### flow/run.sh
#!/bin/bash
# the make line also repeats each setting of config.mk as NAME=value (left out here)
make -C /OpenROAD-flow-scripts/flow DESIGN_CONFIG=/design/flow/config.mk WORK_HOME=/design/flow/orfs CLKGATE_MAP_FILE= finish
### flow/config.mk
export PLATFORM = sky130hd
export DESIGN_NAME = top
export DESIGN_NICKNAME = top
export VERILOG_FILES = /design/flow/design.v
export SDC_FILE = /design/flow/constraint.sdc
export NUM_CORES = 4
export LEC_CHECK = 0
export ABC_AREA = 0
export CAP_MARGIN = 20
export CELL_PAD_IN_SITES_GLOBAL_PLACEMENT = 1
export CORE_MARGIN = 2
export CORE_UTILIZATION = 16
export CTS_CLUSTER_DIAMETER = 74
export CTS_CLUSTER_SIZE = 10
export GPL_TIMING_DRIVEN = 0
export MAX_ROUTING_LAYER = met5
export PLACE_DENSITY_LB_ADDON = 0.07
export SETUP_SLACK_MARGIN = -2.0
export SLEW_MARGIN = 20
### flow/constraint.sdc
create_clock -name core_clock -period 143.0 [get_ports {clk}]
set_input_delay 28.6000 -clock core_clock [delete_from_list [all_inputs] [get_ports {clk}]]
set_output_delay 28.6000 -clock core_clock [all_outputs]
set_load 0.01 [all_outputs]
### flow/design.v
module instruction_decoder (
    input  logic [31:0] instr,
    output logic is_set_height,
    output logic is_set_weight,
    output logic is_calc_bmi,
    output logic is_calc_bmr,
    output logic [31:25] funct7,  
    output logic [31:20] imm,  
    output logic [24:20] rs2,    
    output logic [19:15] rs1,   
    output logic [11:7] rd  
);
    logic [6:0] opcode;
    assign opcode = instr[6:0];
    logic [14:12] w_h;
    assign w_h = instr[14:12];
    assign is_set_height = (opcode == 7'b0001011) & (w_h == 3'b000);
    assign is_set_weight = (opcode == 7'b0001011) & (w_h == 3'b001);
    assign is_calc_bmi   = (opcode == 7'b0001101);
    assign is_calc_bmr   = (opcode == 7'b0001110);
    assign imm = instr[31:20];
    assign rd = instr[11:7];
    assign rs2 = instr[24:20];
    assign rs1 = instr[19:15];
    assign funct7 = (is_calc_bmr)?instr[31:25]:7'b0;
endmodule
module memory (
    input  logic        clk,
    input  logic        reset,
    input  logic        we_height,
    input  logic        we_weight,
    input  logic [4:0]  user_index,
    input  logic [31:0] data_in,
    output logic [31:0] height_out,
    output logic [31:0] weight_out
);
    reg [31:0] mem_height [0:31];
    reg [31:0] mem_weight [0:31];
    always @(posedge clk or posedge reset) begin
         if (reset) begin
           for (int i = 0; i < 32; i++) begin
                mem_height[i] <= 32'd0;     
                mem_weight[i] <= 32'd0;      
            end
        end else begin
            if (we_height) mem_height[user_index] <= data_in;
            if (we_weight) mem_weight[user_index] <= data_in;
        end
    end
    assign height_out = mem_height[user_index];
    assign weight_out = mem_weight[user_index];
endmodule
module alu (
    input logic is_calc_bmi,
    input logic is_calc_bmr,
    input logic [31:0] height,   
    input logic [31:0] weight,   
    input logic [6:0] funct7,    
    output logic [31:0] result
);
    logic [31:0] bmi;
    logic [31:0] bmr;
    logic [31:0] height_mm;
    logic [31:0] height_m2;
    logic [31:0] weight_x10000;  
    logic [5:0] age;
    logic gender;  
    assign gender = funct7[6];
    assign age = funct7[5:0];
    always@(*)begin
        height_mm = height * 10;  
        height_m2 = (height_mm * height_mm) / 10000;  
        weight_x10000 = weight * 10000;
        bmi = 0;
        bmr = 0;
        if (is_calc_bmi) begin
            if (height_m2 != 0)
                bmi = weight_x10000 / height_m2;   
            else
                bmi = 0;
            result = bmi;
        end
        else if (is_calc_bmr) begin
            bmr = (10 * weight) + (625 * height / 100) - (5 * age);
            if (gender)
                bmr = bmr + 5;
            else
                bmr = bmr - 161;
            result = bmr;
        end
        else begin
            result = 0;   
        end
    end
endmodule
module top (
    input  logic        clk,
    input  logic        reset,
    input  logic [31:0] instr,
    output logic [31:0] result
);
    logic is_set_height;
    logic is_set_weight;
    logic is_calc_bmi;
    logic is_calc_bmr;
    logic [31:25] gender_age;
    logic [31:20] imm;  
    logic [24:20] rs2;    
    logic [19:15] rs1;   
    logic [11:7] rd;  
    logic [31:0] height_out;
    logic [31:0] weight_out;
    logic [31:0] alu_result;
    logic [4:0]  user_index;
    instruction_decoder u_decoder(.instr(instr),
        .is_set_height(is_set_height),
        .is_set_weight(is_set_weight),
        .is_calc_bmi(is_calc_bmi),
        .is_calc_bmr(is_calc_bmr),
        .funct7(gender_age),  
        .imm(imm),  
        .rs2(rs2),    
        .rs1(rs1),   
        .rd(rd)  
        );
    logic [31:0] imm_extended;
    assign imm_extended = {{20{imm[31]}}, imm};  
    assign user_index = (is_set_height | is_set_weight) ? rd : rs1;
    memory user_memory(.clk(clk),
        .reset(reset),
        .we_height(is_set_height),
        .we_weight(is_set_weight),
        .user_index(user_index),
        .data_in(imm_extended),
        .height_out(height_out),
        .weight_out(weight_out));
    alu health_alu (
        .is_calc_bmi(is_calc_bmi),
        .is_calc_bmr(is_calc_bmr),
        .height(height_out),
        .weight(weight_out),
        .funct7(gender_age),
        .result(alu_result)
    );
    always @(posedge clk or posedge reset) begin
        if (reset)
            result <= 32'd0;
        else
            result <= alu_result;
    end
endmodule
==> results.json, run 1 <==
{
  "outcome": "complete, but fails checks",
  "failed_checks": "setup timing",
  "timing.critical_path.fanout_max": 15,
  "dr.max_layer_used": "met4",
  "floorplan.core_util": 0.1606,
  "finalWorstPathRequiredPeriod_ns": 207.46,
  "place.gp.congestion": 0.7829,
  "critPathSlowestCell": "a311oi_1",
  "postSynthRegisterBits": 800,
  "drt-initial-drc-count": 5722,
  "via_count": 102800,
  "timing.critical_path.from_type": "input port",
  "worst_path_most_repeated_cell": "a21oi_2",
  "worst_slew_margin_rel": 0.2397,
  "grt.overflow.total": 0,
  "destination_of_the_critical_timing_path": "result[0]$_DFF_PP0_",
  "critPathKind": "input port to flop",
  "clock-skew-final_ns": 0.07899,
  "detail_route.wirelength_mm": 635.3,
  "fill_cells": 76630,
  "synth.distinct_cells": 189,
  "holdCritStartpoint": "user_memory.mem_height[9][1]$_DFFE_PP0P_",
  "mux_area_frac": 0.1041,
  "die_h_microns": 836.5,
  "synth_stat.cells": 13050,
  "reg2reg_setup_slack_ns": -35.33,
  "regToRegEndpoint": "result[0]$_DFF_PP0_",
  "met2RoutedLength_mm": 297.0,
  "grt_usage": 0.1761,
  "critical-path-top-delay-family": "AND-OR/OR-AND gates",
  "worst-r2r-cell-count": 1043,
  "num_rows": 305,
  "worstSetupEndpointType": "flop",
  "enable_flop_cells": 0,
  "finalHoldViolCount": 0,
  "grt_antenna_before_repair": 51,
  "openroad_warning_count": 44,
  "timing.final.crit_share": 1.451,
  "top_cells_by_area": "dfrtp_1 (18%), ha_1 (12%), mux2_2 (8.9%), fa_1 (7.1%), xnor2_1 (5.2%)",
  "floorplan.die.width_microns": 836.5,
  "first_global_vias": 107600,
  "min_path_type": "flop to flop",
  "core_area_sq_um": 690300,
  "met3WireLength_mm": 13.00,
  "synth_xor_xnor_area_share": 0.07457,
  "synth.cellmix.adderShare": 0.1912,
  "routed_wirelength_normalized_by_instance_count_microns": 27.57,
  "clockBufferDepth": 4,
  "synthesis_area_per_yosys_sq_um": 110900,
  "wirelength_met1_mm": 315.1,
  "clock_tree.htree_level_count": 3,
  "place_worst_setup_slack_ns": -97.01,
  "max_freq_mhz": 4.820,
  "largest_net_degree_at_the_start_of_global_routing": 89,
  "top_cells_by_count": "a21oi_1 (1,093), ha_1 (1,056), nor2_1 (1,052)",
  "maxCapViolations": 0,
  "unrepaired_setup_endpoints_after_global_routing": "yes",
  "area_growth_pct": 26.91,
  "drc": 0,
  "fin_ws_ns": -64.46,
  "yosys_aoi_share": 0.2186,
  "crit-reg2reg-launch": "user_memory.mem_height[27][0]$_DFFE_PP0P_",
  "synth_async_sr_flop_share": 1.000,
  "detailed_place_hpwl_mm": 497.7,
  "arrival_ns": 208.17,
  "synthesis.area_per_instance_sq_um": 8.496,
  "worstSkewPairLatency_ns": 0.87,
  "critical_path_required_ns": 143.71,
  "cts_buffers": 101,
  "timing.hold.worst_path_depth": 1,
  "detailedRoute.firstPassIterationCount": 6,
  "setup.worst_path.start": "instr[18]",
  "topCombFamilyByArea": "AND-OR/OR-AND gates",
  "crit_cells": 1046,
  "yosysMostFrequentCell": "a21oi_1",
  "slowest_delay_ns": 0.80,
  "nets": 15270,
  "synthesis.instances": 13050,
  "io-pin-count": 66,
  "and_or_nand_nor_area_frac": 0.1694,
  "synth_top_area_share": 0.1805,
  "via_per_inst": 4.462,
  "yosys_warnings": 5,
  "ctsRootBufferMaster": "clkbuf_16",
  "cts_tree": "built",
  "max_slew.worst_pin.slew_ns": 1.140,
  "clock_slew_at_reported_path_ffs_ns": 0.06,
  "finalSetupViolCount": 16,
  "synth.largest_area_cell": "dfrtp_1",
  "slew_viol_final": 0,
  "postSynthSeqShare": 0.1805,
  "prevailing_post_synth_register_cell": "dfrtp_1",
  "tritoncts_sinks": 800,
  "die-area_sq_um": 699700,
  "post_cts_hold_buffer_count": 0,
  "detail-route-antenna-nets": 0,
  "hold_path_end": "user_memory.mem_height[9][1]$_DFFE_PP0P_",
  "io_buffers": 53,
  "syn-cell-area_sq_um": 110900,
  "global_route_wire_length_before_repair_mm": 887.1,
  "buffers_inverters_on_critical_path": 166,
  "totalNegativeSetupSlack_ns": -493.18
}
## metal layers
metal  global-route usage  vias up
li1                     -    48820
met1               0.2528    52190
met2               0.2992     1427
met3             0.007893      343
met4              0.02163        0
met5                    0        -
## layout make-up
type                    instances  area (sq um)  share of cell area
diodes                         18         45.04           0.0003201
plain buffers                 529          4684             0.03329
clock buffers                 118          2653             0.01885
clock inverters                13         131.4           0.0009336
inverters                    1069          4254             0.03023
multi-input cells           10650         89960              0.6393
flip-flops and latches        800         20020              0.1423
well taps                    9210         11520             0.08189
repair buffers                633          7435             0.05283
repair inverters                1         16.27           0.0001156
## metrics by stage
stage / util / cells / hold slack, ns / cell area, sq um
global placement: 0.1824 / 22320 / 0.4824 / 125900
CTS: 0.2002 / 22870 / 0.5004 / 138200
detailed placement: 0.1875 / 22440 / 0.4864 / 129400
floorplan: - / 13060 / 0.4694 / 113900
finish: 0.2038 / 23040 / 0.5005 / 140700
global route: 0.2038 / 23020 / 0.5119 / 140700
## repair_timing
action	CTS	global route
resized	662	302
setup buffers	286	153
endpoints found under the setup margin	23	18
gates cloned	20	1
pin swaps	166	228
==> run 2: changes to the inputs <==
- ABC_AREA: 0 -> 1
- CELL_PAD_IN_SITES_DETAIL_PLACEMENT: unset -> 2
- CORE_ASPECT_RATIO: unset -> 1.86
- CORE_UTILIZATION: 16 -> 30
- CTS_CLUSTER_DIAMETER: 74 -> unset
- CTS_CLUSTER_SIZE: 10 -> unset
- GPL_TIMING_DRIVEN: 0 -> unset
- MAX_ROUTING_LAYER: met5 -> unset
- MIN_ROUTING_LAYER: unset -> met2
- PLACE_DENSITY_LB_ADDON: 0.07 -> 0.1
- SETUP_SLACK_MARGIN: -2.0 -> unset
- SLEW_MARGIN: 20 -> 10
- clock period: 143.0 -> 205.0 ns (I/O delays scaled with it)
==> run 2 against run 1 <==
  * Now clean on timing, DRC and antenna
  * Clock skew rose by 0.031 ns
  * First-iteration DRC count rose to 5.7 times the previous value
  * Critical path depth shrank 218
  * Global-route usage increased by 32 points
  * Via count is 73% higher
  * Largest cell class unchanged
==> results.json, run 2 <==
{
  "syn-cell-area_sq_um": 122100,
  "worstSkewPairLatency_ns": 0.81,
  "post_cts_hold_buffer_count": 0,
  "outcome": "finished clean",
  "io-pin-count": 66,
  "top_cells_by_area": "dfrtp_1 (16%), nand2_1 (13%), ha_1 (11%), inv_1 (7.1%), fa_1 (6.5%)",
  "largest_net_degree_at_the_start_of_global_routing": 135,
  "finalSetupViolCount": 0,
  "yosys_warnings": 5,
  "detailed_place_hpwl_mm": 556.2,
  "finalWorstPathRequiredPeriod_ns": 193.75,
  "buffers_inverters_on_critical_path": 146,
  "grt_antenna_before_repair": 13,
  "critical-path-top-delay-family": "simple AND/OR/NAND/NOR gates",
  "core_area_sq_um": 405500,
  "synth.distinct_cells": 109,
  "prevailing_post_synth_register_cell": "dfrtp_1",
  "floorplan.core_util": 0.3010,
  "hold_path_end": "user_memory.mem_height[0][8]$_DFFE_PP0P_",
  "nets": 19450,
  "drt-initial-drc-count": 32780,
  "grt.busiest_layer": "met2",
  "cts_buffers": 90,
  "fill_cells": 49230,
  "clockBufferDepth": 3,
  "grt_usage": 0.4914,
  "grt.met3_usage": 0.4669,
  "drc": 0,
  "max_freq_mhz": 5.161,
  "synth.largest_area_cell": "dfrtp_1",
  "worst_slew_margin_rel": 0.06989,
  "grt_use_met1": 0,
  "enable_flop_cells": 0,
  "maxCapViolations": 0,
  "max_slew.worst_pin.slew_ns": 1.395,
  "finalHoldViolCount": 0,
  "worst-r2r-cell-count": 820,
  "timing.critical_path.from_type": "input port",
  "tritoncts_sinks": 800,
  "routed_wirelength_normalized_by_instance_count_microns": 29.45,
  "clock_tree.htree_level_count": 3,
  "clock_slew_at_reported_path_ffs_ns": 0.09,
  "holdCritStartpoint": "user_memory.mem_height[0][8]$_DFFE_PP0P_",
  "synth.cellmix.adderShare": 0.1733,
  "critPathSlowestCell": "o21ai_0",
  "io_buffers": 65,
  "die_h_microns": 874.0,
  "synth_xor_xnor_area_share": 0.05787,
  "final-instance-count-excl-fill": 23420,
  "critPathKind": "input port to flop",
  "postSynthRegisterBits": 800,
  "ctsRootBufferMaster": "clkbuf_16",
  "synthesis.area_per_instance_sq_um": 6.809,
  "slew_viol_final": 0,
  "global_route_wire_length_before_repair_mm": 978.8,
  "clock-skew-final_ns": 0.1098,
  "post-route-util": 0.3277,
  "grt.overflow.total": 0,
  "synth_stat.cells": 17930,
  "min_path_type": "flop to flop",
  "mux_area_frac": 0.0004407,
  "timing.hold.worst_path_depth": 2,
  "setup.worst_path.start": "instr[1]",
  "placed_cells": 23110,
  "slowest_delay_ns": 0.97,
  "synthesis.instances": 17930,
  "crit_cells": 828,
  "and_or_nand_nor_area_frac": 0.3455,
  "detail_route.wirelength_mm": 689.7,
  "via_per_inst": 7.603,
  "critical_path_required_ns": 205.70,
  "crit-reg2reg-launch": "user_memory.mem_height[31][4]$_DFFE_PP0P_",
  "synth_top_area_share": 0.1640,
  "detailedRoute.firstPassIterationCount": 9,
  "arrival_ns": 194.45,
  "num_rows": 319,
  "timing.critical_path.fanout_max": 40,
  "detail-route-antenna-nets": 0,
  "postSynthSeqShare": 0.1640,
  "synth_async_sr_flop_share": 1.000,
  "regToRegEndpoint": "result[0]$_DFF_PP0_",
  "floorplan.die.width_microns": 471.7,
  "cts_tree": "built",
  "yosys_aoi_share": 0.1494,
  "reg2reg_setup_slack_ns": 53.17,
  "area_growth_pct": 8.861,
  "yosysMostFrequentCell": "nand2_1",
  "worst_path_most_repeated_cell": "nand2_1",
  "first_global_vias": 200200,
  "timing.final.crit_share": 0.9451,
  "destination_of_the_critical_timing_path": "result[0]$_DFF_PP0_",
  "worstSetupEndpointType": "flop",
  "top_cells_by_count": "nand2_1 (4,235), inv_1 (2,306), o21ai_0 (1,330)",
  "openroad_warning_count": 53,
  "place.gp.congestion": 1.093,
  "die-area_sq_um": 412300,
  "topCombFamilyByArea": "simple AND/OR/NAND/NOR gates",
  "grt_use_met2": 0.6935,
  "via_count": 178100,
  "synthesis_area_per_yosys_sq_um": 122100
}
-- run 2: per-stage QoR --
step                      cell area [sq um]  setup WS (ns)  setup TNS [ns]  hold WS, ns
after floorplan                      122100          40.05               0       0.4455
after global placement               128100        -0.1320         -0.1320       0.4603
after detailed placement             128300         -1.626          -2.132       0.4699
after CTS                            131400        0.01343               0       0.4853
after global routing                 132700        -0.2637         -0.2637       0.5022
final                                132900          11.25               0       0.4836
-- run 2: layout make-up --
type,count,area (sq um),area share
Clock buffer,128,2595,0.01953
Sequential cell,800,20020,0.1506
Clock inverter,30,460.4,0.003465
Tap cell,5296,6626,0.04986
Multi-Input combinational cell,14120,89520,0.6736
Inverter,2530,9774,0.07355
Antenna cell,97,242.7,0.001826
Timing Repair inverter,2,15.01,0.0001130
Timing Repair Buffer,423,3642,0.02741
-- run 2: routing by layer --
layer,share of wire,vias up
li1,-,58370
met4,0.14,36
met5,0.0014,-
met3,0.30,5818
met1,0,60260
met2,0.56,53600
-- run 2: timing repair --
action | in CTS | in global routing
pin swaps | 1 | 15
resized | 5 | 178
setup endpoints to repair | 2 | 5
setup buffers | 3 | 35
gates cloned | 0 | 8
==> run 3: changes to the inputs <==
- CAP_MARGIN: 20 -> 25
- CELL_PAD_IN_SITES_DETAIL_PLACEMENT: 2 -> 1
- CELL_PAD_IN_SITES_GLOBAL_PLACEMENT: 1 -> 0
- CORE_ASPECT_RATIO: 1.86 -> 0.63
- CORE_UTILIZATION: 30 -> 43
- CTS_CLUSTER_DIAMETER: unset -> 399
- GPL_TIMING_DRIVEN: unset -> 0
- MAX_ROUTING_LAYER: unset -> met4
- MIN_ROUTING_LAYER: met2 -> unset
- PLACE_DENSITY: unset -> 0.91
- PLACE_DENSITY_LB_ADDON: 0.1 -> unset
- SETUP_SLACK_MARGIN: unset -> -1.6
- SLEW_MARGIN: 10 -> 20
- TNS_END_PERCENT: unset -> 80
- clock period: 205.0 -> 143.0 ns (I/O delays scaled with it)
==> run 3 against run 2 <==
  * The run now fails in global routing
  * Die size decreased by 30%
  * Synthesized cell count unchanged
  * Area after synthesis unchanged
==> results.json, run 3 <==
{
  "synth_top_area_share": 0.1640,
  "and_or_nand_nor_area_frac": 0.3455,
  "postSynthSeqShare": 0.1640,
  "synth_xor_xnor_area_share": 0.05787,
  "io_buffers": 65,
  "top_cells_by_area": "dfrtp_1 (16%), nand2_1 (13%), ha_1 (11%), inv_1 (7.1%), fa_1 (6.5%)",
  "cts_buffers": 91,
  "synth_stat.cells": 17930,
  "ctsRootBufferMaster": "clkbuf_16",
  "enable_flop_cells": 0,
  "yosysMostFrequentCell": "nand2_1",
  "synthesis_area_per_yosys_sq_um": 122100,
  "core_area_sq_um": 282800,
  "synth_async_sr_flop_share": 1.000,
  "postSynthRegisterBits": 800,
  "outcome.stop_stage": "global routing",
  "outcome": "did not finish",
  "detailed_place_hpwl_mm": 499.0,
  "die_h_microns": 426.9,
  "place.gp.congestion": 1.099,
  "synth.distinct_cells": 109,
  "yosys_warnings": 5,
  "synth.largest_area_cell": "dfrtp_1",
  "post_cts_hold_buffer_count": 0,
  "floorplan.die.width_microns": 675.3,
  "synthesis.area_per_instance_sq_um": 6.809,
  "die-area_sq_um": 288300,
  "yosys_aoi_share": 0.1494,
  "error_line": "[ERROR GRT-0228] Horizontal edge usage exceeds the maximum allowed. (33, 31) usage=65535 limit=3000",
  "prevailing_post_synth_register_cell": "dfrtp_1",
  "placed_area_sq_um": 129200,
  "floorplan.core_util": 0.4317,
  "top_cells_by_count": "nand2_1 (4,235), inv_1 (2,306), o21ai_0 (1,330)",
  "num_rows": 155,
  "clockBufferDepth": 3,
  "synth.cellmix.adderShare": 0.1733,
  "tritoncts_sinks": 800,
  "clock_tree.htree_level_count": 3,
  "io-pin-count": 66,
  "synthesis.instances": 17930,
  "mux_area_frac": 0.0004407,
  "syn-cell-area_sq_um": 122100,
  "topCombFamilyByArea": "simple AND/OR/NAND/NOR gates"
}
## run 3: timing repair
| item | in CTS |
|---|---|
| setup endpoints to repair | 14 |
| gates cloned | 10 |
| pin swaps | 206 |
| gates resized | 772 |
| buffers inserted | 258 |
## run 3: per-stage QoR
step | std cells | setup slack, ns
floorplan | 17930 | -1.600
global placement | 21770 | -38.82
detailed placement | 21810 | -48.14
CTS | 22250 | -24.66
==> run 4: changes to the inputs <==
- CELL_PAD_IN_SITES_DETAIL_PLACEMENT: 1 -> 0
- MIN_ROUTING_LAYER: unset -> met2
- SLEW_MARGIN: 20 -> 10
==> run 4 against run 3 <==
  * The flow again stops in global routing
  * Area after synthesis did not move
  * Die size did not move
  * Synthesized cell count unchanged
==> results.json, run 4 <==
{
  "topCombFamilyByArea": "simple AND/OR/NAND/NOR gates",
  "ctsRootBufferMaster": "clkbuf_16",
  "error_line": "[ERROR GRT-0116] Global routing finished with congestion. Check the congestion regions in the DRC Viewer.",
  "tritoncts_sinks": 800,
  "grt_usage": 0.7614,
  "detailed_place_hpwl_mm": 408.1,
  "synth.distinct_cells": 109,
  "prevailing_post_synth_register_cell": "dfrtp_1",
  "postSynthSeqShare": 0.1640,
  "outcome.stop_stage": "global routing",
  "post_cts_hold_buffer_count": 0,
  "synth_async_sr_flop_share": 1.000,
  "enable_flop_cells": 0,
  "core_area_sq_um": 282800,
  "mux_area_frac": 0.0004407,
  "io-pin-count": 66,
  "floorplan.core_util": 0.4317,
  "die_h_microns": 426.9,
  "clock_tree.htree_level_count": 3,
  "top_cells_by_area": "dfrtp_1 (16%), nand2_1 (13%), ha_1 (11%), inv_1 (7.1%), fa_1 (6.5%)",
  "synth_top_area_share": 0.1640,
  "yosysMostFrequentCell": "nand2_1",
  "clockBufferDepth": 3,
  "synth.cellmix.adderShare": 0.1733,
  "postSynthRegisterBits": 800,
  "and_or_nand_nor_area_frac": 0.3455,
  "num_rows": 155,
  "synth_xor_xnor_area_share": 0.05787,
  "io_buffers": 65,
  "top_cells_by_count": "nand2_1 (4,235), inv_1 (2,306), o21ai_0 (1,330)",
  "synth_stat.cells": 17930,
  "synthesis_area_per_yosys_sq_um": 122100,
  "synthesis.instances": 17930,
  "grt.overflow.total": 3827,
  "synthesis.area_per_instance_sq_um": 6.809,
  "syn-cell-area_sq_um": 122100,
  "outcome": "did not finish",
  "floorplan.die.width_microns": 675.3,
  "synth.largest_area_cell": "dfrtp_1",
  "place.gp.congestion": 1.273,
  "yosys_aoi_share": 0.1494,
  "die-area_sq_um": 288300,
  "cts_buffers": 89,
  "yosys_warnings": 5
}
## run 4: per-stage QoR
| step | cells | setup slack (ns) | util | cell area, sq um |
|---|---|---|---|---|
| after floorplan | 17930 | -1.600 | - | 123100 |
| after global placement | 21770 | -39.56 | 0.4542 | 128400 |
| after detailed placement | 21830 | -38.97 | 0.4575 | 129400 |
| after CTS | 22190 | -19.76 | 0.4826 | 136500 |
## run 4: timing repair
item,in CTS
cloned,9
setup buffers,191
pin swaps,159
gates resized,551
setup endpoints to repair,12
endpoints found under the hold margin,0
## run 4: layer usage
| metal | global-route usage | overflow |
|---|---|---|
| met1 | - | - |
| met2 | 0.7670 | 169 |
| met3 | 0.9013 | 3547 |
| met4 | 0.5138 | 111 |
| met5 | - | - |
==> run 5: changes to the inputs <==
- ABC_AREA: 1 -> unset
- CAP_MARGIN: 25 -> 20
- CELL_PAD_IN_SITES_DETAIL_PLACEMENT: 0 -> unset
- CORE_ASPECT_RATIO: 0.63 -> unset
- CORE_UTILIZATION: 43 -> 57
- GPL_TIMING_DRIVEN: 0 -> unset
- MAX_ROUTING_LAYER: met4 -> met5
- MIN_ROUTING_LAYER: met2 -> unset
- PLACE_DENSITY: 0.91 -> 0.5
- SETUP_SLACK_MARGIN: -1.6 -> unset
- SLEW_MARGIN: 10 -> 20
- TNS_END_PERCENT: 80 -> unset
==> run 5 against run 4 <==
  * Synthesized cell count is 27% lower
  * Die size is 31% lower
  * Area after synthesis shrank 9.2%
  * The run again fails in global routing
==> results.json, run 5 <==
{
  "postSynthSeqShare": 0.1805,
  "die-area_sq_um": 198100,
  "synth_top_area_share": 0.1805,
  "and_or_nand_nor_area_frac": 0.1694,
  "ctsRootBufferMaster": "clkbuf_16",
  "topCombFamilyByArea": "AND-OR/OR-AND gates",
  "synth_async_sr_flop_share": 1.000,
  "core_area_sq_um": 193000,
  "place.gp.congestion": 1.043,
  "placed_area_sq_um": 147600,
  "post_cts_hold_buffer_count": 0,
  "synth.distinct_cells": 189,
  "detailed_place_hpwl_mm": 374.6,
  "placed_cells": 19500,
  "place_worst_setup_slack_ns": -45.97,
  "tritoncts_sinks": 800,
  "floorplan.core_util": 0.5746,
  "synthesis.instances": 13050,
  "synth.cellmix.adderShare": 0.1912,
  "yosys_aoi_share": 0.2186,
  "yosys_warnings": 5,
  "synthesis.area_per_instance_sq_um": 8.496,
  "synth.largest_area_cell": "dfrtp_1",
  "outcome": "did not finish",
  "synth_stat.cells": 13050,
  "cts_buffers": 83,
  "io-pin-count": 66,
  "top_cells_by_area": "dfrtp_1 (18%), ha_1 (12%), mux2_2 (8.9%), fa_1 (7.1%), xnor2_1 (5.2%)",
  "io_buffers": 65,
  "prevailing_post_synth_register_cell": "dfrtp_1",
  "enable_flop_cells": 0,
  "num_rows": 161,
  "top_cells_by_count": "a21oi_1 (1,093), ha_1 (1,056), nor2_1 (1,052)",
  "floorplan.die.width_microns": 445.1,
  "synth_xor_xnor_area_share": 0.07457,
  "yosysMostFrequentCell": "a21oi_1",
  "outcome.stop_stage": "global routing",
  "postSynthRegisterBits": 800,
  "clock_tree.htree_level_count": 3,
  "syn-cell-area_sq_um": 110900,
  "die_h_microns": 445.1,
  "clockBufferDepth": 3,
  "mux_area_frac": 0.1041,
  "synthesis_area_per_yosys_sq_um": 110900
}
-- run 5: timing repair --
item                                    CTS
gates resized                           528
setup buffers                           590
pin swaps                               496
endpoints found under the setup margin   12
cloned                                   10
==> run 6: changes to the inputs <==
- ABC_AREA: unset -> 1
- CELL_PAD_IN_SITES_GLOBAL_PLACEMENT: 0 -> unset
- CORE_UTILIZATION: 57 -> 52
- CTS_CLUSTER_DIAMETER: 399 -> unset
- MAX_ROUTING_LAYER: met5 -> unset
- PLACE_DENSITY: 0.5 -> unset
- clock period: 143.0 -> 163.0 ns (I/O delays scaled with it)
==> run 6 against run 5 <==
  * Now clean on timing, DRC and antenna
  * Area after synthesis grew 10%
  * Synthesized cell count increased by 37%
  * Die size grew 20%
==> results.json, run 6 <==
{
  "outcome": "finished clean",
  "worst_slew_margin_rel": 0.07470,
  "detail-route-antenna-nets": 0,
  "buffers_inverters_on_critical_path": 149,
  "finalWorstPathRequiredPeriod_ns": 154.46,
  "register_area_sq_um": 20020,
  "timing.critical_path.from_type": "input port",
  "synth.largest_area_cell": "dfrtp_1",
  "placed_area_sq_um": 127500,
  "critPathKind": "input port to flop",
  "slew_viol_final": 0,
  "place.gp.congestion": 1.023,
  "postSynthRegisterBits": 800,
  "io-pin-count": 66,
  "maxCapViolations": 0,
  "clock_tree.htree_level_count": 3,
  "via_per_inst": 5.680,
  "routed_wirelength_normalized_by_instance_count_microns": 20.66,
  "hold_slack_ns": 0.4822,
  "clockBufferDepth": 3,
  "synth_stat.cells": 17930,
  "destination_of_the_critical_timing_path": "result[0]$_DFF_PP0_",
  "final-instance-count-excl-fill": 21540,
  "wirelength_met1_mm": 204.6,
  "largest_net_degree_at_the_start_of_global_routing": 173,
  "syn-cell-area_sq_um": 122100,
  "min_path_type": "flop to flop",
  "max_freq_mhz": 6.474,
  "synthesis.area_per_instance_sq_um": 6.809,
  "worst_path_most_repeated_cell": "nand2_1",
  "critical-path-top-delay-family": "simple AND/OR/NAND/NOR gates",
  "drc": 0,
  "dr.max_layer_used": "met5",
  "synth.distinct_cells": 109,
  "comb_area_sq_um": 90910,
  "totalNegativeSetupSlack_ns": 0,
  "setup.worst_path.start": "instr[3]",
  "first_global_vias": 113300,
  "detailedRoute.firstPassIterationCount": 7,
  "grt_antenna_before_repair": 16,
  "crit_cells": 856,
  "floorplan.core_util": 0.5240,
  "postSynthSeqShare": 0.1640,
  "synth_async_sr_flop_share": 1.000,
  "yosysMostFrequentCell": "nand2_1",
  "top_cells_by_area": "dfrtp_1 (16%), nand2_1 (13%), ha_1 (11%), inv_1 (7.1%), fa_1 (6.5%)",
  "place_worst_setup_slack_ns": -4.616,
  "area_growth_pct": 9.743,
  "clock-skew-final_ns": 0.1118,
  "ctsRootBufferMaster": "clkbuf_16",
  "yosys_aoi_share": 0.1494,
  "io_buffers": 65,
  "synth.cellmix.adderShare": 0.1733,
  "crit-reg2reg-launch": "user_memory.mem_height[12][4]$_DFFE_PP0P_",
  "die-area_sq_um": 238700,
  "mux_area_frac": 0.0004407,
  "finalInstanceArea_sq_um": 134000,
  "nets": 19830,
  "detailed_place_hpwl_mm": 347.8,
  "met3WireLength_mm": 35.18,
  "max_slew.worst_pin.slew_ns": 1.380,
  "critical_path_required_ns": 163.64,
  "worst-r2r-cell-count": 842,
  "core_area_sq_um": 233000,
  "finalHoldViolCount": 0,
  "finalSetupViolCount": 0,
  "enable_flop_cells": 0,
  "topCombFamilyByArea": "simple AND/OR/NAND/NOR gates",
  "arrival_ns": 155.10,
  "global_route_wire_length_before_repair_mm": 672.5,
  "hold_path_end": "user_memory.mem_weight[0][6]$_DFFE_PP0P_",
  "fin_ws_ns": 8.544,
  "met2RoutedLength_mm": 191.5,
  "detail_route.wirelength_mm": 445.2,
  "slowest_delay_ns": 0.55,
  "cts_tree": "built",
  "worstSkewPairLatency_ns": 0.75,
  "fill_cells": 23370,
  "reg2reg_setup_slack_ns": 41.78,
  "openroad_warning_count": 58,
  "synth_top_area_share": 0.1640,
  "prevailing_post_synth_register_cell": "dfrtp_1",
  "regToRegEndpoint": "result[0]$_DFF_PP0_",
  "holdCritStartpoint": "user_memory.mem_weight[0][6]$_DFFE_PP0P_",
  "post_cts_hold_buffer_count": 0,
  "tritoncts_sinks": 800,
  "cts_buffers": 81,
  "floorplan.die.width_microns": 488.5,
  "placed_cells": 21220,
  "worstSetupEndpointType": "flop",
  "die_h_microns": 488.5,
  "yosys_warnings": 5,
  "synthesis.instances": 17930,
  "num_rows": 177,
  "and_or_nand_nor_area_frac": 0.3455,
  "grt_usage": 0.3598,
  "synth_xor_xnor_area_share": 0.05787,
  "timing.final.crit_share": 0.9476,
  "via_count": 122400,
  "drt-initial-drc-count": 12360,
  "timing.hold.worst_path_depth": 2,
  "critPathSlowestCell": "fa_1",
  "timing.critical_path.fanout_max": 31,
  "clock_slew_at_reported_path_ffs_ns": 0.10,
  "grt.overflow.total": 0,
  "synthesis_area_per_yosys_sq_um": 122100,
  "top_cells_by_count": "nand2_1 (4,235), inv_1 (2,306), o21ai_0 (1,330)"
}
-- run 6: layout make-up --
type                    instances  area share
diodes                          5  0.00009339
clock inverters                38    0.004081
inverters                    2530     0.07321
flip-flops and latches        800      0.1494
well taps                    3132     0.02925
multi-input cells           14130      0.6785
repair buffers                799     0.04836
clock buffers                 109     0.01674
repair inverters                5   0.0002989
-- run 6: timing repair --
action	4_1_cts	5_1_grt
resized	44	556
endpoints found under the setup margin	2	5
gates cloned	3	21
buffers inserted	5	140
pin swaps	0	126
-- run 6: metal layers --
| layer | track usage | up-vias |
|---|---|---|
| met5 | 0 | - |
| met4 | 0.09952 | 12 |
| met3 | 0.04317 | 644 |
| met2 | 0.5563 | 4440 |
| met1 | 0.5250 | 57700 |
| li1 | - | 59570 |
-- run 6: metrics by stage --
step	util
after detailed placement	0.5473
after global placement	0.5473
final	0.5750
after floorplan	-
after global routing	0.5750
after CTS	0.5601
==> run 7: changes to the inputs <==
- CELL_PAD_IN_SITES_GLOBAL_PLACEMENT: unset -> 1
- CORE_UTILIZATION: 52 -> 30
- clock period: 163.0 -> 205.0 ns (I/O delays scaled with it)
==> run 7 against run 6 <==
  * Still clean on timing, DRC and antenna
  * Design area shrank 2.2%
  * Largest cell class unchanged
  * Clock skew shrank 0.050 ns
  * Routed wire length up 12%
  * Final cell count is 8.3% higher
==> results.json, run 7 <==
{
  "outcome": "finished clean",
  "arrival_ns": 192.04,
  "cts_tree": "built",
  "grt_usage": 0.2343,
  "num_rows": 234,
  "drc": 0,
  "synthesis_area_per_yosys_sq_um": 122100,
  "syn-cell-area_sq_um": 122100,
  "yosys_aoi_share": 0.1494,
  "slowest_delay_ns": 1.08,
  "mux_area_frac": 0.0004407,
  "destination_of_the_critical_timing_path": "result[0]$_DFF_PP0_",
  "place.gp.congestion": 0.9463,
  "synth.largest_area_cell": "dfrtp_1",
  "clockBufferDepth": 3,
  "clock-skew-final_ns": 0.06174,
  "via_per_inst": 5.094,
  "topCombFamilyByArea": "simple AND/OR/NAND/NOR gates",
  "critPathKind": "input port to flop",
  "max_freq_mhz": 5.223,
  "detail_route.wirelength_mm": 500.8,
  "reg2reg_setup_slack_ns": 55.70,
  "openroad_warning_count": 45,
  "finalWorstPathRequiredPeriod_ns": 191.47,
  "synthesis.instances": 17930,
  "crit-reg2reg-launch": "user_memory.mem_height[31][4]$_DFFE_PP0P_",
  "nets": 19310,
  "worst_path_most_repeated_cell": "nand2_1",
  "first_global_vias": 115000,
  "fin_ws_ns": 13.53,
  "postSynthRegisterBits": 800,
  "and_or_nand_nor_area_frac": 0.3455,
  "detailedRoute.firstPassIterationCount": 6,
  "timing.hold.worst_path_depth": 2,
  "grt_antenna_before_repair": 17,
  "worst-r2r-cell-count": 810,
  "worst_slew_margin_rel": 0.1224,
  "floorplan.die.width_microns": 641.9,
  "hold_path_end": "user_memory.mem_height[0][9]$_DFFE_PP0P_",
  "min_path_type": "flop to flop",
  "ctsRootBufferMaster": "clkbuf_16",
  "setup.worst_path.start": "instr[13]",
  "clock_tree.htree_level_count": 3,
  "critical_path_required_ns": 205.57,
  "top_cells_by_area": "dfrtp_1 (16%), nand2_1 (13%), ha_1 (11%), inv_1 (7.1%), fa_1 (6.5%)",
  "place_worst_setup_slack_ns": 2.651,
  "regToRegEndpoint": "result[0]$_DFF_PP0_",
  "yosys_warnings": 5,
  "routed_wirelength_normalized_by_instance_count_microns": 21.47,
  "max_slew.worst_pin.slew_ns": 1.316,
  "die-area_sq_um": 412000,
  "crit_cells": 821,
  "critPathSlowestCell": "nor3_1",
  "detailed_place_hpwl_mm": 396.3,
  "floorplan.core_util": 0.3008,
  "detail-route-antenna-nets": 0,
  "area_growth_pct": 7.316,
  "yosysMostFrequentCell": "nand2_1",
  "synth.cellmix.adderShare": 0.1733,
  "enable_flop_cells": 0,
  "fill_cells": 45020,
  "slew_viol_final": 0,
  "clock_slew_at_reported_path_ffs_ns": 0.09,
  "drt-initial-drc-count": 9638,
  "post_cts_hold_buffer_count": 0,
  "timing.critical_path.fanout_max": 42,
  "finalSetupViolCount": 0,
  "grt.overflow.total": 0,
  "die_h_microns": 641.9,
  "io-pin-count": 66,
  "postSynthSeqShare": 0.1640,
  "io_buffers": 65,
  "cts_buffers": 88,
  "register_area_sq_um": 20020,
  "global_route_wire_length_before_repair_mm": 746.0,
  "largest_net_degree_at_the_start_of_global_routing": 119,
  "timing.final.crit_share": 0.9340,
  "finalHoldViolCount": 0,
  "prevailing_post_synth_register_cell": "dfrtp_1",
  "top_cells_by_count": "nand2_1 (4,235), inv_1 (2,306), o21ai_0 (1,330)",
  "worstSetupEndpointType": "flop",
  "core_area_sq_um": 405800,
  "via_count": 118900,
  "critical-path-top-delay-family": "simple AND/OR/NAND/NOR gates",
  "synth_stat.cells": 17930,
  "maxCapViolations": 0,
  "synth_xor_xnor_area_share": 0.05787,
  "synth.distinct_cells": 109,
  "holdCritStartpoint": "user_memory.mem_height[0][9]$_DFFE_PP0P_",
  "timing.critical_path.from_type": "input port",
  "comb_area_sq_um": 89120,
  "synth_async_sr_flop_share": 1.000,
  "worstSkewPairLatency_ns": 0.71,
  "buffers_inverters_on_critical_path": 145,
  "synthesis.area_per_instance_sq_um": 6.809,
  "tritoncts_sinks": 800,
  "synth_top_area_share": 0.1640
}
[run 7: stage by stage]
stage	utilization	setup TNS, ns	area (sq um)	hold WS [ns]	instances
finish	0.3228	0	131000	0.4805	23330
CTS	0.3210	0	130300	0.4813	23270
global placement	0.3139	0	127400	0.4581	23110
global route	0.3228	-0.07756	131000	0.4957	23330
detailed placement	0.3139	0	127400	0.4661	23110
floorplan	-	0	122100	0.4455	17930
[run 7: routing by layer]
metal,global-route usage,wire [microns]
met3,0.01750,21730
met1,0.3292,237600
met4,0.05512,13390
met5,0,58
met2,0.3887,228000
[run 7: area by class of cell]
class	instances	area share
Antenna cell	11	0.0002101
Clock buffer	129	0.01928
Clock inverter	26	0.002770
Inverter	2530	0.07441
Multi-Input combinational cell	14120	0.6803
Sequential cell	800	0.1528
Tap cell	5428	0.05184
Timing Repair Buffer	287	0.01828
Timing Repair inverter	3	0.0001528
[run 7: what timing repair did]
action | in CTS | in global routing
setup endpoints to repair | 0 | 4
buffers inserted | 0 | 41
resized | 0 | 83
==> run 8: changes to the inputs <==
- CAP_MARGIN: 20 -> 25
- CELL_PAD_IN_SITES_DETAIL_PLACEMENT: unset -> 0
- CELL_PAD_IN_SITES_GLOBAL_PLACEMENT: 1 -> 0
- CORE_ASPECT_RATIO: unset -> 1.16
- CORE_UTILIZATION: 30 -> 43
- CTS_CLUSTER_DIAMETER: unset -> 399
- CTS_CLUSTER_SIZE: unset -> 81
- GPL_ROUTABILITY_DRIVEN: unset -> 0
- GPL_TIMING_DRIVEN: unset -> 1
- MAX_ROUTING_LAYER: unset -> met4
- MIN_ROUTING_LAYER: unset -> met2
- PLACE_DENSITY: unset -> 0.91
- SETUP_SLACK_MARGIN: unset -> -1.6
- SLEW_MARGIN: 20 -> 10
- TNS_END_PERCENT: unset -> 100
- clock period: 205.0 -> 143.0 ns (I/O delays scaled with it)
==> run 8 against run 7 <==
  * Die size decreased by 30%
  * Synthesized cell count unchanged
  * Area after synthesis unchanged
  * The run now fails in global routing
==> results.json, run 8 <==
{
  "enable_flop_cells": 0,
  "core_area_sq_um": 282200,
  "synth_top_area_share": 0.1640,
  "syn-cell-area_sq_um": 122100,
  "yosysMostFrequentCell": "nand2_1",
  "postSynthRegisterBits": 800,
  "synthesis_area_per_yosys_sq_um": 122100,
  "top_cells_by_area": "dfrtp_1 (16%), nand2_1 (13%), ha_1 (11%), inv_1 (7.1%), fa_1 (6.5%)",
  "floorplan.core_util": 0.4326,
  "prevailing_post_synth_register_cell": "dfrtp_1",
  "detailed_place_hpwl_mm": 326.3,
  "top_cells_by_count": "nand2_1 (4,235), inv_1 (2,306), o21ai_0 (1,330)",
  "synthesis.area_per_instance_sq_um": 6.809,
  "synth_stat.cells": 17930,
  "placed_area_sq_um": 135100,
  "tritoncts_sinks": 800,
  "postSynthSeqShare": 0.1640,
  "clockBufferDepth": 3,
  "mux_area_frac": 0.0004407,
  "clock_tree.htree_level_count": 1,
  "yosys_aoi_share": 0.1494,
  "synth_xor_xnor_area_share": 0.05787,
  "placed_cells": 22600,
  "num_rows": 210,
  "yosys_warnings": 5,
  "post_cts_hold_buffer_count": 0,
  "floorplan.die.width_microns": 498.7,
  "grt.overflow.total": 182,
  "synthesis.instances": 17930,
  "die-area_sq_um": 288200,
  "and_or_nand_nor_area_frac": 0.3455,
  "cts_buffers": 13,
  "outcome.stop_stage": "global routing",
  "io-pin-count": 66,
  "synth.cellmix.adderShare": 0.1733,
  "topCombFamilyByArea": "simple AND/OR/NAND/NOR gates",
  "synth.distinct_cells": 109,
  "grt_usage": 0.5347,
  "io_buffers": 65,
  "outcome": "did not finish",
  "synth_async_sr_flop_share": 1.000,
  "ctsRootBufferMaster": "clkbuf_16",
  "synth.largest_area_cell": "dfrtp_1",
  "error_line": "[ERROR GRT-0232] Routing congestion too high. Check the congestion heatmap in the GUI.",
  "die_h_microns": 577.9
}
[run 8: per-stage QoR]
step | hold slack (ns) | setup WS [ns]
2_1_floorplan | 0.4455 | -1.600
3_3_place_gp | 0.4597 | -0.2359
3_5_place_dp | 0.4662 | -3.850
4_1_cts | 0.5184 | -1.553
[run 8: what timing repair did]
action                     CTS
gates cloned                 1
gates resized               60
buffers inserted            10
setup endpoints to repair    2
pin swaps                    6
[run 8: metal layers]
metal / overflow / global-route usage
met2: 20 / 0.5685
met4: 24 / 0.3948
met5: - / -
met1: - / -
met3: 138 / 0.5741
==> run 9: changes to the inputs <==
- ABC_AREA: 1 -> unset
- CAP_MARGIN: 25 -> 20
- CELL_PAD_IN_SITES_DETAIL_PLACEMENT: 0 -> unset
- CELL_PAD_IN_SITES_GLOBAL_PLACEMENT: 0 -> unset
- CORE_ASPECT_RATIO: 1.16 -> unset
- CORE_UTILIZATION: 43 -> 58
- CTS_CLUSTER_DIAMETER: 399 -> unset
- CTS_CLUSTER_SIZE: 81 -> unset
- GPL_ROUTABILITY_DRIVEN: 0 -> unset
- GPL_TIMING_DRIVEN: 1 -> unset
- MAX_ROUTING_LAYER: met4 -> unset
- MIN_ROUTING_LAYER: met2 -> unset
- PLACE_DENSITY: 0.91 -> unset
- SETUP_SLACK_MARGIN: -1.6 -> unset
- SLEW_MARGIN: 10 -> 20
- TNS_END_PERCENT: 100 -> 5
- clock period: 143.0 -> 208.0 ns (I/O delays scaled with it)
==> run 9 against run 8 <==
  * The run now finishes clean
  * Area after synthesis is 9.2% lower
  * Die size is 32% lower
  * Synthesized cell count is 27% lower
==> results.json, run 9 <==
{
  "detailedRoute.firstPassIterationCount": 8,
  "worst-r2r-cell-count": 955,
  "max_freq_mhz": 4.948,
  "critical_path_required_ns": 208.55,
  "arrival_ns": 202.66,
  "nets": 15370,
  "area_growth_pct": 16.66,
  "fin_ws_ns": 5.884,
  "final-instance-count-excl-fill": 16470,
  "crit-reg2reg-launch": "user_memory.mem_height[13][2]$_DFFE_PP0P_",
  "routed_wirelength_normalized_by_instance_count_microns": 26.15,
  "critical-path-top-delay-family": "AND-OR/OR-AND gates",
  "buffers_inverters_on_critical_path": 81,
  "ctsRootBufferMaster": "clkbuf_16",
  "timing.final.crit_share": 0.9717,
  "synth_stat.cells": 13050,
  "clock_tree.htree_level_count": 3,
  "setup.worst_path.start": "instr[15]",
  "openroad_warning_count": 49,
  "synthesis.area_per_instance_sq_um": 8.496,
  "yosysMostFrequentCell": "a21oi_1",
  "core_area_sq_um": 190000,
  "synth_top_area_share": 0.1805,
  "detail_route.wirelength_mm": 430.5,
  "post_cts_hold_buffer_count": 0,
  "num_rows": 160,
  "worstSetupEndpointType": "flop",
  "synth_async_sr_flop_share": 1.000,
  "die_h_microns": 441.2,
  "slowest_delay_ns": 0.70,
  "place.gp.congestion": 1.067,
  "reg2reg_setup_slack_ns": 47.93,
  "timing.hold.worst_path_depth": 1,
  "hold_path_end": "user_memory.mem_weight[0][5]$_DFFE_PP0P_",
  "place_worst_setup_slack_ns": -3.157,
  "io_buffers": 65,
  "detailed_place_hpwl_mm": 322.7,
  "slew_viol_final": 0,
  "min_path_type": "flop to flop",
  "max_slew.worst_pin.slew_ns": 1.266,
  "drc": 0,
  "grt.overflow.total": 0,
  "mux_area_frac": 0.1041,
  "synth.cellmix.adderShare": 0.1912,
  "floorplan.die.width_microns": 441.2,
  "synthesis.instances": 13050,
  "grt_antenna_before_repair": 14,
  "via_count": 109600,
  "post-route-util": 0.6809,
  "yosys_aoi_share": 0.2186,
  "detail-route-antenna-nets": 0,
  "timing.critical_path.from_type": "input port",
  "worst_path_most_repeated_cell": "a21oi_2",
  "worstSkewPairLatency_ns": 0.74,
  "clock-skew-final_ns": 0.08305,
  "io-pin-count": 66,
  "crit_cells": 958,
  "prevailing_post_synth_register_cell": "dfrtp_1",
  "cts_tree": "built",
  "regToRegEndpoint": "result[0]$_DFF_PP0_",
  "global_route_wire_length_before_repair_mm": 631.9,
  "worst_slew_margin_rel": 0.1542,
  "yosys_warnings": 5,
  "enable_flop_cells": 0,
  "largest_net_degree_at_the_start_of_global_routing": 179,
  "timing.critical_path.fanout_max": 28,
  "cts_buffers": 81,
  "destination_of_the_critical_timing_path": "result[0]$_DFF_PP0_",
  "critPathSlowestCell": "clkdlybuf4s15_1",
  "critPathKind": "input port to flop",
  "drt-initial-drc-count": 10150,
  "finalHoldViolCount": 0,
  "finalWorstPathRequiredPeriod_ns": 202.12,
  "topCombFamilyByArea": "AND-OR/OR-AND gates",
  "clockBufferDepth": 3,
  "via_per_inst": 6.656,
  "clock_slew_at_reported_path_ffs_ns": 0.07,
  "holdCritStartpoint": "user_memory.mem_weight[0][5]$_DFFE_PP0P_",
  "postSynthRegisterBits": 800,
  "synth.largest_area_cell": "dfrtp_1",
  "first_global_vias": 106500,
  "tritoncts_sinks": 800,
  "outcome": "finished clean",
  "and_or_nand_nor_area_frac": 0.1694,
  "maxCapViolations": 0,
  "postSynthSeqShare": 0.1805,
  "grt_usage": 0.4190,
  "top_cells_by_area": "dfrtp_1 (18%), ha_1 (12%), mux2_2 (8.9%), fa_1 (7.1%), xnor2_1 (5.2%)",
  "finalSetupViolCount": 0,
  "synthesis_area_per_yosys_sq_um": 110900,
  "top_cells_by_count": "a21oi_1 (1,093), ha_1 (1,056), nor2_1 (1,052)",
  "die-area_sq_um": 194700,
  "placed_cells": 15930,
  "synth_xor_xnor_area_share": 0.07457,
  "syn-cell-area_sq_um": 110900,
  "floorplan.core_util": 0.5837,
  "synth.distinct_cells": 189
}
run 9: stage by stage:
stage	TNS, ns	hold WS [ns]	cell area [sq um]
2_1_floorplan	0	0.4694	111800
3_3_place_gp	0	0.4801	119200
3_5_place_dp	-4.407	0.4892	119200
4_1_cts	0	0.5066	122700
5_1_grt	-3.109	0.5112	129300
6_report	0	0.5039	129400
run 9: area by class of cell:
cell class,count,area (sq um)
repair buffers,1273,10240
clock inverters,31,431.7
multi-input cells,10660,88980
flip-flops and latches,800,20020
fillers,15470,60630
repair inverters,3,21.27
diodes,7,17.52
clock buffers,118,2367
inverters,1069,4136
well taps,2511,3142
run 9: timing repair:
action,in CTS,in global routing
pin swaps,16,547
buffers inserted,24,341
gates resized,90,902
endpoints found under the setup margin,2,4
cloned,2,17
run 9: per-layer routing:
layer  wire length (microns)  share of wire  GRT usage
met5                      60        0.00014          0
met3                   36470          0.085    0.07067
met4                   37750          0.088     0.2997
met2                  195700           0.45     0.6853
met1                  160500           0.37     0.4996
==> run 10: changes to the inputs <==
- ABC_AREA: unset -> 1
- CORE_UTILIZATION: 58 -> 68
- CTS_CLUSTER_DIAMETER: unset -> 282
- CTS_CLUSTER_SIZE: unset -> 98
- PLACE_DENSITY: unset -> 0.42
- TNS_END_PERCENT: 5 -> unset
- clock period: 208.0 -> 130.0 ns (I/O delays scaled with it)
==> run 10 against run 9 <==
  * Die size decreased by 6.0%
  * Synthesized cell count increased by 37%
  * Area after synthesis increased by 10%
  * The flow now stops in global routing
==> results.json, run 10 <==
{
  "synth.largest_area_cell": "dfrtp_1",
  "synthesis.area_per_instance_sq_um": 6.809,
  "yosys_warnings": 5,
  "synthesis.instances": 17930,
  "enable_flop_cells": 0,
  "die-area_sq_um": 182900,
  "synth_top_area_share": 0.1640,
  "clock_tree.htree_level_count": 1,
  "placed_area_sq_um": 160400,
  "detailed_place_hpwl_mm": 394.5,
  "postSynthRegisterBits": 800,
  "outcome": "did not finish",
  "postSynthSeqShare": 0.1640,
  "synth.cellmix.adderShare": 0.1733,
  "grt_usage": 0.7845,
  "synth.distinct_cells": 109,
  "synth_stat.cells": 17930,
  "top_cells_by_area": "dfrtp_1 (16%), nand2_1 (13%), ha_1 (11%), inv_1 (7.1%), fa_1 (6.5%)",
  "synth_async_sr_flop_share": 1.000,
  "ctsRootBufferMaster": "clkbuf_16",
  "synth_xor_xnor_area_share": 0.05787,
  "synthesis_area_per_yosys_sq_um": 122100,
  "tritoncts_sinks": 800,
  "yosys_aoi_share": 0.1494,
  "clockBufferDepth": 3,
  "io-pin-count": 66,
  "and_or_nand_nor_area_frac": 0.3455,
  "cts_buffers": 12,
  "grt.overflow.total": 467,
  "die_h_microns": 427.7,
  "core_area_sq_um": 178400,
  "num_rows": 155,
  "error_line": "[ERROR GRT-0116] Global routing finished with congestion. Check the congestion regions in the DRC Viewer.",
  "floorplan.die.width_microns": 427.7,
  "yosysMostFrequentCell": "nand2_1",
  "floorplan.core_util": 0.6842,
  "placed_cells": 24580,
  "topCombFamilyByArea": "simple AND/OR/NAND/NOR gates",
  "outcome.stop_stage": "global routing",
  "syn-cell-area_sq_um": 122100,
  "place.gp.congestion": 1.095,
  "top_cells_by_count": "nand2_1 (4,235), inv_1 (2,306), o21ai_0 (1,330)",
  "mux_area_frac": 0.0004407,
  "prevailing_post_synth_register_cell": "dfrtp_1",
  "io_buffers": 65,
  "post_cts_hold_buffer_count": 0
}
## run 10: metal layers
layer,GRT overflow,global-route usage
met1,34,0.7755
met4,165,0.7764
met5,2,0.3456
met2,230,0.9542
met3,36,0.6393
## run 10: through the flow
step / utilization / setup WS [ns]
2_1_floorplan: - / -8.609
3_5_place_dp: 0.8991 / -12.74
4_1_cts: 0.9361 / -4.663
3_3_place_gp: 0.8991 / -6.707
## run 10: what timing repair did
item,in CTS
gates resized,731
buffers inserted,397
endpoints found under the setup margin,6
pin swaps,476
gates cloned,21
==> run 11: changes to the inputs <==
- ABC_AREA: 1 -> unset
- CORE_UTILIZATION: 68 -> 66
- CTS_CLUSTER_DIAMETER: 282 -> 50
- CTS_CLUSTER_SIZE: 98 -> unset
- PLACE_DENSITY: 0.42 -> unset
- TNS_END_PERCENT: unset -> 5
- clock period: 130.0 -> 172.0 ns (I/O delays scaled with it)
==> run 11 against run 10 <==
  * The flow again stops in global routing
  * Synthesized cell count is 27% lower
  * Area after synthesis is 9.2% lower
  * Die size is 6.4% lower
==> results.json, run 11 <==
{
  "top_cells_by_area": "dfrtp_1 (18%), ha_1 (12%), mux2_2 (8.9%), fa_1 (7.1%), xnor2_1 (5.2%)",
  "grt_usage": 0.7007,
  "prevailing_post_synth_register_cell": "dfrtp_1",
  "place_worst_setup_slack_ns": -25.90,
  "detailed_place_hpwl_mm": 358.8,
  "ctsRootBufferMaster": "clkbuf_16",
  "core_area_sq_um": 167000,
  "synth.largest_area_cell": "dfrtp_1",
  "place.gp.congestion": 1.080,
  "error_line": "[ERROR GRT-0116] Global routing finished with congestion. Check the congestion regions in the DRC Viewer.",
  "placed_area_sq_um": 144100,
  "yosys_aoi_share": 0.2186,
  "mux_area_frac": 0.1041,
  "clock_tree.htree_level_count": 3,
  "yosys_warnings": 5,
  "synth.cellmix.adderShare": 0.1912,
  "synth_top_area_share": 0.1805,
  "synth_stat.cells": 13050,
  "clockBufferDepth": 3,
  "yosysMostFrequentCell": "a21oi_1",
  "post_cts_hold_buffer_count": 0,
  "synth_async_sr_flop_share": 1.000,
  "cts_buffers": 93,
  "and_or_nand_nor_area_frac": 0.1694,
  "outcome": "did not finish",
  "postSynthRegisterBits": 800,
  "die_h_microns": 413.9,
  "synth.distinct_cells": 189,
  "floorplan.core_util": 0.6638,
  "synth_xor_xnor_area_share": 0.07457,
  "tritoncts_sinks": 800,
  "synthesis.instances": 13050,
  "postSynthSeqShare": 0.1805,
  "floorplan.die.width_microns": 413.9,
  "io_buffers": 65,
  "top_cells_by_count": "a21oi_1 (1,093), ha_1 (1,056), nor2_1 (1,052)",
  "syn-cell-area_sq_um": 110900,
  "grt.overflow.total": 99,
  "synthesis_area_per_yosys_sq_um": 110900,
  "io-pin-count": 66,
  "enable_flop_cells": 0,
  "outcome.stop_stage": "global routing",
  "die-area_sq_um": 171300,
  "placed_cells": 18880,
  "topCombFamilyByArea": "AND-OR/OR-AND gates",
  "num_rows": 150,
  "synthesis.area_per_instance_sq_um": 8.496
}
==> run 11: metal layers <==
layer  global-route usage  GRT overflow
met1               0.7105             5
met2               0.8851            54
met3               0.5278             6
met4               0.6396            33
met5               0.3378             1
==> run 11: repair_timing <==
item                       in CTS
resized                       263
pin swaps                     175
setup buffers                 105
cloned                          1
hold endpoints to repair        0
setup endpoints to repair       6
==> run 12: changes to the inputs <==
- CELL_PAD_IN_SITES_GLOBAL_PLACEMENT: unset -> 0
- CORE_ASPECT_RATIO: unset -> 1.41
- CORE_UTILIZATION: 66 -> 71
- CTS_CLUSTER_DIAMETER: 50 -> 399
- CTS_CLUSTER_SIZE: unset -> 29
- MAX_ROUTING_LAYER: unset -> met5
- PLACE_DENSITY_LB_ADDON: unset -> 0.07
- clock period: 172.0 -> 185.0 ns (I/O delays scaled with it)
==> run 12 against run 11 <==
  * The flow stops in clock tree synthesis
  * Area after synthesis stayed put
  * Synthesized cell count stayed put
  * Die size is 6.9% lower
==> results.json, run 12 <==
{
  "outcome": "did not finish",
  "outcome.stop_stage": "clock tree synthesis",
  "error_line": "[ERROR DPL-0033] detailed placement checks failed during check placement.",
  "postSynthRegisterBits": 800,
  "num_rows": 172,
  "die_h_microns": 473.3,
  "place.gp.congestion": 1.161,
  "floorplan.core_util": 0.7136,
  "placed_area_sq_um": 143900,
  "postSynthSeqShare": 0.1805,
  "synth_async_sr_flop_share": 1.000,
  "synth.largest_area_cell": "dfrtp_1",
  "yosys_warnings": 5,
  "prevailing_post_synth_register_cell": "dfrtp_1",
  "syn-cell-area_sq_um": 110900,
  "synthesis_area_per_yosys_sq_um": 110900,
  "synth_stat.cells": 13050,
  "yosysMostFrequentCell": "a21oi_1",
  "placed_cells": 18780,
  "yosys_aoi_share": 0.2186,
  "synthesis.instances": 13050,
  "synth.cellmix.adderShare": 0.1912,
  "mux_area_frac": 0.1041,
  "enable_flop_cells": 0,
  "detailed_place_hpwl_mm": 401.8,
  "synth_xor_xnor_area_share": 0.07457,
  "topCombFamilyByArea": "AND-OR/OR-AND gates",
  "core_area_sq_um": 155400,
  "synthesis.area_per_instance_sq_um": 8.496,
  "synth_top_area_share": 0.1805,
  "die-area_sq_um": 159400,
  "and_or_nand_nor_area_frac": 0.1694,
  "top_cells_by_count": "a21oi_1 (1,093), ha_1 (1,056), nor2_1 (1,052)",
  "io-pin-count": 66,
  "top_cells_by_area": "dfrtp_1 (18%), ha_1 (12%), mux2_2 (8.9%), fa_1 (7.1%), xnor2_1 (5.2%)",
  "floorplan.die.width_microns": 336.8,
  "place_worst_setup_slack_ns": -17.94,
  "io_buffers": 65,
  "synth.distinct_cells": 189
}
## run 12: per-stage QoR
| step | TNS [ns] | utilization |
|---|---|---|
| after detailed placement | -55.15 | 0.9262 |
| after global placement | -13.99 | 0.9261 |
| after floorplan | -41.74 | - |
==> run 13: changes to the inputs <==
- CORE_ASPECT_RATIO: 1.41 -> unset
- CORE_UTILIZATION: 71 -> 70
- CTS_CLUSTER_SIZE: 29 -> unset
- PLACE_DENSITY: unset -> 0.62
- PLACE_DENSITY_LB_ADDON: 0.07 -> unset
- TNS_END_PERCENT: 5 -> 25
==> run 13 against run 12 <==
  * The flow again stops in clock tree synthesis
  * Die size up 1.4%
  * Area after synthesis unchanged
  * Synthesized cell count unchanged
==> results.json, run 13 <==
{
  "yosys_warnings": 5,
  "io_buffers": 65,
  "synth.cellmix.adderShare": 0.1912,
  "synth_xor_xnor_area_share": 0.07457,
  "error_line": "[ERROR DPL-0033] detailed placement checks failed during check placement.",
  "synthesis.instances": 13050,
  "yosys_aoi_share": 0.2186,
  "synthesis.area_per_instance_sq_um": 8.496,
  "floorplan.die.width_microns": 402.0,
  "top_cells_by_area": "dfrtp_1 (18%), ha_1 (12%), mux2_2 (8.9%), fa_1 (7.1%), xnor2_1 (5.2%)",
  "synth_stat.cells": 13050,
  "postSynthRegisterBits": 800,
  "syn-cell-area_sq_um": 110900,
  "die_h_microns": 402.0,
  "yosysMostFrequentCell": "a21oi_1",
  "topCombFamilyByArea": "AND-OR/OR-AND gates",
  "io-pin-count": 66,
  "outcome.stop_stage": "clock tree synthesis",
  "enable_flop_cells": 0,
  "detailed_place_hpwl_mm": 369.3,
  "num_rows": 146,
  "synth_async_sr_flop_share": 1.000,
  "floorplan.core_util": 0.7026,
  "place_worst_setup_slack_ns": -15.35,
  "die-area_sq_um": 161600,
  "core_area_sq_um": 157800,
  "prevailing_post_synth_register_cell": "dfrtp_1",
  "and_or_nand_nor_area_frac": 0.1694,
  "mux_area_frac": 0.1041,
  "synth_top_area_share": 0.1805,
  "synthesis_area_per_yosys_sq_um": 110900,
  "synth.largest_area_cell": "dfrtp_1",
  "place.gp.congestion": 1.188,
  "postSynthSeqShare": 0.1805,
  "outcome": "did not finish",
  "top_cells_by_count": "a21oi_1 (1,093), ha_1 (1,056), nor2_1 (1,052)",
  "synth.distinct_cells": 189
}
[run 13: stage by stage]
stage	instances	utilization	instance area (sq um)
detailed placement	18730	0.9117	143900
global placement	18730	0.9117	143900
floorplan	13060	-	112900
